## ALU
module ALU(
    input logic CLK,
    input logic RST,
    input logic ACT,
    input logic[3:0]  OP,
    input logic[1:0]  MOVI,
    input logic[31:0] REG_A,
    input logic[31:0] REG_B,
    input logic[31:0] MEM,
    input logic[31:0] IMM,
    output logic[31:0] DATA,
    output logic       RDY,
    output logic       VLD
);
    typedef enum logic [1:0] {
        INIT,
        FIRST_STAGE,
        MUL_FIRST_STAGE,
        MUL_SECOND_STAGE
    } state_type;
    state_type state_curr;
    state_type state_next;
    logic[31:0] operand_A;
    logic[31:0] operand_B;
    logic[31:0] norm_res;
    logic[31:0] norm_reg;
    logic[63:0] mult_res;
    logic       mult_req;
    always_comb begin
        case (state_curr)
            INIT:
                if (ACT) begin
                    if (mult_req)
                        state_next = MUL_FIRST_STAGE;
                    else
                        state_next = FIRST_STAGE;
                end else
                     state_next = INIT;
            FIRST_STAGE:      state_next = INIT;
            MUL_FIRST_STAGE:  state_next = MUL_SECOND_STAGE;
            MUL_SECOND_STAGE: state_next = INIT;
        endcase
    end
    always_ff @(posedge CLK) begin
        if (RST) begin
            state_curr  <= INIT;
        end else begin
            state_curr <= state_next;
            if (state_next == MUL_FIRST_STAGE)
                mult_res <= operand_A * operand_B;
            if (state_next == FIRST_STAGE)
                norm_reg <= norm_res;
        end
    end
    always_comb begin
  ...
Settings: LEC_CHECK=0, CAP_MARGIN=20, CORE_MARGIN=2, CORE_UTILIZATION=40, CTS_CLUSTER_SIZE=13, SETUP_SLACK_MARGIN=-0.92, SLEW_MARGIN=20, TNS_END_PERCENT=5; clock period 10.5 ns.
run.sh (not shown) runs the stock make flow with config.mk's settings and CLKGATE_MAP_FILE=.
The starting point completed, yet does not pass: negative setup slack.
Edit:
Settings changed: ABC_AREA set to 1, CELL_PAD_IN_SITES_GLOBAL_PLACEMENT set to 3, CORE_ASPECT_RATIO set to 0.67, CORE_UTILIZATION 40 to 58, CTS_CLUSTER_DIAMETER set to 230, CTS_CLUSTER_SIZE 13 to 60, SETUP_SLACK_MARGIN -0.92 to 3.09, TNS_END_PERCENT 5 to 70.
Effect: Now the flow died in 3_1_place_gp_skip_io (GPL-0301); die area drops by 25%; area after synthesis came out higher by about 8%; synthesized cell count came out higher by about 27%.


Setup of v36:
ALU again, from the RTL that the note above started with.
make LEC_CHECK=0 ABC_AREA=1 CAP_MARGIN=20 CORE_ASPECT_RATIO=1.02 CORE_MARGIN=2 CORE_UTILIZATION=25 CTS_CLUSTER_DIAMETER=82 GPL_TIMING_DRIVEN=0 MAX_ROUTING_LAYER=met4 PLACE_DENSITY_LB_ADDON=0.15 SLEW_MARGIN=40 TNS_END_PERCENT=40 finish   # period 8.32 ns
No crash in v36: every stage finished, but the layout fails its final checks due to negative setup slack.
Relative to v36, the following input files were edited for v28:
- CORE_ASPECT_RATIO removed (was 1.02)
- SLEW_MARGIN changed from 40 to 20
- TNS_END_PERCENT removed (was 40)
- MAX_ROUTING_LAYER removed (was met4)
- CORE_UTILIZATION changed from 25 to 40
- GPL_TIMING_DRIVEN removed (was 0)
- CTS_CLUSTER_DIAMETER removed (was 82)
- ABC_AREA removed (was 1)
- PLACE_DENSITY_LB_ADDON removed (was 0.15)
- the clock period (ns, I/O delays scaled along) changed from 8.32 to 10.5
### Flow results
Delta (v28 minus v36): critical path depth lost about 9%, count of antenna diodes in the layout lost 14.
v28: done, clean on timing, DRC and antenna
Layout filler cell count of v28 falls short of that of v36 by more than a quarter.
Summary — area growth from synthesis to final layout, v28 relative to v36: lower, by 7.6 points.
Worst-skew pair later-pin latency: v28 vs v36 — no meaningful difference
Edits applied to the flow inputs when going from v28 to v46:
- CELL_PAD_IN_SITES_DETAIL_PLACEMENT newly set to 1
- CORE_ASPECT_RATIO newly set to 0.94
- GPL_TIMING_DRIVEN newly set to 0
Findings:
- In v46 the implementation completed, yet the final layout does not meet the checks, the culprit being negative setup slack.
- Average routed wire per standard cell delta for v46 relative to v28: about 25% higher
- Looking at minimum clock period across both flows, v46 is the weaker of the two, with v28 ahead.
- Comparing transition time at the pin with the least slew margin for v46 and v28, the smaller number came from v28.
- Re global routing met1 resource utilization: v46 is 7.5 points up on v28.
- Status: floorplan-stage core utilization parity (v28, v46)


lane 1:
The RTL this note starts from:
==> flow/design.v <==
module ALU(
    input logic CLK,
    input logic RST,
    input logic ACT,
    input logic[3:0]  OP,
    input logic[1:0]  MOVI,
    input logic[31:0] REG_A,
    input logic[31:0] REG_B,
    input logic[31:0] MEM,
    input logic[31:0] IMM,
    output logic[31:0] DATA,
    output logic       RDY,
    output logic       VLD
);
    typedef enum logic [1:0] {
        INIT,
        FIRST_STAGE,
        MUL_FIRST_STAGE,
        MUL_SECOND_STAGE
    } state_type;
    state_type state_curr;
    state_type state_next;
    logic[31:0] operand_A;
    logic[31:0] operand_B;
    logic[31:0] norm_res;
    logic[31:0] norm_reg;
    logic[63:0] mult_res;
    logic       mult_req;
    always_comb begin
        case (state_curr)
            INIT:
                if (ACT) begin
                    if (mult_req)
                        state_next = MUL_FIRST_STAGE;
                    else
                        state_next = FIRST_STAGE;
                end else
                     state_next = INIT;
            FIRST_STAGE:      state_next = INIT;
            MUL_FIRST_STAGE:  state_next = MUL_SECOND_STAGE;
            MUL_SECOND_STAGE: state_next = INIT;
        endcase
    end
    always_ff @(posedge CLK) begin
        if (RST) begin
            state_curr  <= INIT;
        end else begin
            state_curr <= state_next;
            if (state_next == MUL_FIRST_STAGE)
                mult_res <= operand_A * operand_B;
            if (state_next == FIRST_STAGE)
                norm_reg <= norm_res;
        end
    end
    always_comb begin
        case (state_curr)
            INIT:             DATA = 32'b0;
            FIRST_STAGE:      DATA = norm_reg;
            MUL_FIRST_STAGE:  DATA = mult_res[31:0];
            MUL_SECOND_STAGE: DATA = mult_res[63:32];
        endcase
    end
    assign operand_A = REG_A;
    assign VLD = (state_curr != INIT) & ~RST;
    assign RDY = state_curr == INIT;
    always_comb begin
        case (MOVI)
            2'b00:   operand_B = REG_B;
            2'b01:   operand_B = MEM;
            2'b10:   operand_B = IMM;
            default: operand_B = '0;
        endcase
    end
    always_comb begin
        norm_res = 32'b0;
        mult_req = 0;
        if (RDY) begin
            case (OP)
                4'b0000: norm_res = operand_A + operand_B;             
                4'b0001: norm_res = operand_A - operand_B;             
                4'b0010: mult_req = 1;                                 
                4'b0011: norm_res = {1'b0, operand_B[31:1]};           
                4'b0100: norm_res = {operand_B[30:0], 1'b0};           
                4'b0101: norm_res = {operand_B[0], operand_B[31:1]};   
                4'b0110: norm_res = {operand_B[30:0], operand_B[31]};  
                4'b0111: norm_res = ~operand_B;                        
                4'b1000: norm_res = operand_A & operand_B;             
                4'b1001: norm_res = operand_A | operand_B;             
                4'b1010: norm_res = operand_A ^ operand_B;             
                4'b1011: norm_res = ~(operand_A & operand_B);          
                4'b1100: norm_res = ~(operand_A | operand_B);          
                4'b1101: norm_res = ~(operand_A ^ operand_B);          
                4'b1110: norm_res = operand_B + 1;                     
                4'b1111: norm_res = operand_B - 1;                     
            endcase
        end
    end
endmodule
make LEC_CHECK=0 CAP_MARGIN=20 CORE_MARGIN=2 CORE_UTILIZATION=19 SLEW_MARGIN=20 finish   # period 10.3 ns
What lane 2 does differently from lane 1 at the input level:
# lane 1
export LEC_CHECK = 0
export CAP_MARGIN = 20
export CORE_MARGIN = 2
export CORE_UTILIZATION = 19
export SLEW_MARGIN = 20
create_clock -name core_clock -period 10.3 [get_ports {CLK}]
# lane 2
export LEC_CHECK = 0
export ABC_AREA = 0
export CAP_MARGIN = 20
export CORE_MARGIN = 2
export CORE_UTILIZATION = 72
export CTS_CLUSTER_DIAMETER = 392
export CTS_CLUSTER_SIZE = 98
export SLEW_MARGIN = 20
create_clock -name core_clock -period 5.92 [get_ports {CLK}]
Notes after the runs:
Status: lane 2 FAILED at 5_1_grt (tool error). Die size: lane 2 is under lane 1. Of lane 1 and lane 2, the lower horizontal extent of the die belongs to lane 2. [lane 2 vs lane 1] placeable core region: lower in lane 2.
What lane 3 does differently from lane 2 at the input level:
# lane 2
export LEC_CHECK = 0
export ABC_AREA = 0
export CAP_MARGIN = 20
export CORE_MARGIN = 2
export CORE_UTILIZATION = 72
export CTS_CLUSTER_DIAMETER = 392
export CTS_CLUSTER_SIZE = 98
export SLEW_MARGIN = 20
create_clock -name core_clock -period 5.92 [get_ports {CLK}]
# lane 3
export LEC_CHECK = 0
export CAP_MARGIN = 20
export CORE_MARGIN = 2
export CORE_UTILIZATION = 60
export MAX_ROUTING_LAYER = met4
export SLEW_MARGIN = 20
create_clock -name core_clock -period 8.26 [get_ports {CLK}]
Area after detailed placement, lane 2 and lane 3, lower one = lane 3.
Taking lane 2 as the reference, in lane 3 post-cts repair resize count decreased about 40%; half-perimeter wire length of the detailed placement result shrank by 7.0 mm; die area rose by 12000 sq um; die boundary width saw an increase; number of rows created at floorplan now larger.
Going from lane 2 to lane 3, share of the synthesized netlist area taken by xor and xnor gates closely matched the old numbers; total instance count after detailed placement increased by about 1.2% relative to the old numbers.
[flow] lane 3 | stages: complete | final checks: fail | reason: negative setup slack
Relative to lane 3, the following input files were edited for lane 4:
# lane 3
export LEC_CHECK = 0
export CAP_MARGIN = 20
export CORE_MARGIN = 2
export CORE_UTILIZATION = 60
export MAX_ROUTING_LAYER = met4
export SLEW_MARGIN = 20
create_clock -name core_clock -period 8.26 [get_ports {CLK}]
# lane 4
export LEC_CHECK = 0
export CAP_MARGIN = 20
export CORE_MARGIN = 2
export CORE_UTILIZATION = 65
export CTS_CLUSTER_SIZE = 90
export HOLD_SLACK_MARGIN = -0.1
export MAX_ROUTING_LAYER = met4
export SLEW_MARGIN = 20
create_clock -name core_clock -period 8.26 [get_ports {CLK}]
Results
- Stage in which a tool error killed lane 4: 5_1_grt.
- Compared with lane 3, in lane 4 clock buffer count from CTS has remained practically unchanged; instance area at placement has remained practically unchanged; standard-cell row count has decreased.
- Going from lane 3 to lane 4, die area now sits lower; floorplan core area now sits lower.
### lane 4 -> lane 5
# lane 4
export LEC_CHECK = 0
export CAP_MARGIN = 20
export CORE_MARGIN = 2
export CORE_UTILIZATION = 65
export CTS_CLUSTER_SIZE = 90
export HOLD_SLACK_MARGIN = -0.1
export MAX_ROUTING_LAYER = met4
export SLEW_MARGIN = 20
create_clock -name core_clock -period 8.26 [get_ports {CLK}]
# lane 5
export LEC_CHECK = 0
export CAP_MARGIN = 20
export CORE_MARGIN = 2
export CORE_UTILIZATION = 57
export SETUP_SLACK_MARGIN = 0.72
export SLEW_MARGIN = 20
create_clock -name core_clock -period 6.13 [get_ports {CLK}]
- Lane 5 finished every stage; the final checks, however, were not passed, the failures being negative setup slack.
- Lane 5 gives more area of the placeable core than lane 4 did.
- Reported for lane 5 and lane 4, tally of unique sky130hd cells used after synthesis turned out identical to the last digit.
- Re width of the chip: lane 4 was lower than lane 5.
- Number of buffers added for setup after CTS down 28 in lane 5 wrt lane 4
- The count of cells resized by post-cts repair was comparable across lane 5 and lane 4.
- Lane 4 → lane 5: post-DP HPWL now smaller, number of cell rows now larger, die size now larger, core utilization at floorplan now smaller, register bit total from synthesis comparable.
- Diff lane 4 -> lane 5 | number of cells after detailed placement | up by a few percent
